## violet
// LED_flow
module LED_flow(
  input      i_clk,                     
  input      i_rst_n,                   
  input      pause,                     
  output reg [6:0] keyboard_val,        
  output reg [7:0] keyboard             
 );
For scale: roughly 4500 cells after synthesis, about 48 flip-flops.
Settings: LEC_CHECK=0, ABC_AREA=1, CAP_MARGIN=20, CORE_MARGIN=2, CORE_UTILIZATION=70, CTS_CLUSTER_DIAMETER=351, CTS_CLUSTER_SIZE=31, PLACE_DENSITY=0.6, SLEW_MARGIN=20; clock period 9.75 ns.
run.sh (not shown) runs the stock make flow with config.mk's settings and CLKGATE_MAP_FILE=.
violet: it failed with a tool error in detailed placement (3_5_place_dp), so there are no final results.
#### Input delta (pepper over violet)
# violet
export LEC_CHECK = 0
export ABC_AREA = 1
export CAP_MARGIN = 20
export CORE_MARGIN = 2
export CORE_UTILIZATION = 70
export CTS_CLUSTER_DIAMETER = 351
export CTS_CLUSTER_SIZE = 31
export PLACE_DENSITY = 0.6
export SLEW_MARGIN = 20
create_clock -name core_clock -period 9.75 [get_ports {i_clk}]
# pepper
export LEC_CHECK = 0
export CAP_MARGIN = 20
export CORE_MARGIN = 2
export CORE_UTILIZATION = 56
export SETUP_SLACK_MARGIN = 3.9
export SLEW_MARGIN = 20
create_clock -name core_clock -period 13.5 [get_ports {i_clk}]
## What came out
pepper against violet: effective utilization at floorplan fell by 14 points, cell total in the yosys stat output fell by 676, final weighted congestion in routability-driven placement rose by 0.0089, area share of and/or/nand/nor cells after synthesis fell by 31 points. Between pepper and violet, it is pepper whose AND-OR/OR-AND share of the synthesized area is higher, by 31 points. In the floorplan summary, pepper is listed with a die area greater than that of violet. pepper — synthesized net count 15% lower, violet as reference. Changes observed in pepper relative to violet: synthesized cell count decreased by 15% relative to the old numbers; synthesized area decreased by 0.62% relative to the old numbers; XOR/XNOR share of the synthesized area saw an increase. Going from violet to pepper, horizontal die size grows by about 11%. pepper finished all stages; however, its layout fails the closing checks, the failures being setup timing.


Starting RTL as in the previous note.
clock: 25.0 ns
lec_check: 0
cap_margin: 20
core_margin: 3
core_utilization: 40
setup_slack_margin: 0.28
slew_margin: 20
Rerun with:
--- a/flow/config.mk
+++ b/flow/config.mk
@@ -7,6 +7,8 @@
 export LEC_CHECK = 0
 export CAP_MARGIN = 20
-export CORE_MARGIN = 3
-export CORE_UTILIZATION = 40
-export SETUP_SLACK_MARGIN = 0.28
+export CORE_MARGIN = 2
+export CORE_UTILIZATION = 30
+export CTS_CLUSTER_DIAMETER = 261
+export CTS_CLUSTER_SIZE = 98
+export PLACE_DENSITY = 0.6
 export SLEW_MARGIN = 20
The changed run passed the timing, DRC and antenna checks.
Wire length went up by 0.74%.
First-iteration DRC count went down by 9.0%.
Sequential power went up by about 0.6%.
Final cell count went up by about 5%.
Setup slack gets worse by 140 ps.
Core utilization went down by 10 points.
Global-route usage went down by 5.1 points.


LED_flow again, from the RTL that the note above started with.
Settings: LEC_CHECK=0, ABC_AREA=0, CAP_MARGIN=20, CORE_MARGIN=3, CORE_UTILIZATION=58, HOLD_SLACK_MARGIN=0.29, PLACE_DENSITY_LB_ADDON=0.08, SETUP_SLACK_MARGIN=-1.54, SLEW_MARGIN=15; clock period 17.5 ns.
The baseline produced a layout that fails on setup timing.
Next try:
==> flow/config.mk (replaced) <==
export PLATFORM = sky130hd
export DESIGN_NAME = LED_flow
export DESIGN_NICKNAME = LED_flow
export VERILOG_FILES = /design/flow/design.v
export SDC_FILE = /design/flow/constraint.sdc
export NUM_CORES = 4
export LEC_CHECK = 0
export CAP_MARGIN = 20
export CORE_MARGIN = 2
export CORE_UTILIZATION = 64
export PLACE_DENSITY = 0.6
export SLEW_MARGIN = 20
==> flow/constraint.sdc (replaced) <==
create_clock -name core_clock -period 36.1 [get_ports {i_clk}]
set_input_delay 7.2200 -clock core_clock [delete_from_list [all_inputs] [get_ports {i_clk}]]
set_output_delay 7.2200 -clock core_clock [all_outputs]
set_load 0.01 [all_outputs]
With this change the flow finished with timing, DRC and antenna clean. Routed wire length fell by about a fifth. Power fell by well over a third. Utilization fell by 20 points. Final cell count fell by about a fifth. Setup slack improved by 11000 ps.
Power is estimated from default activity; no workload was simulated.
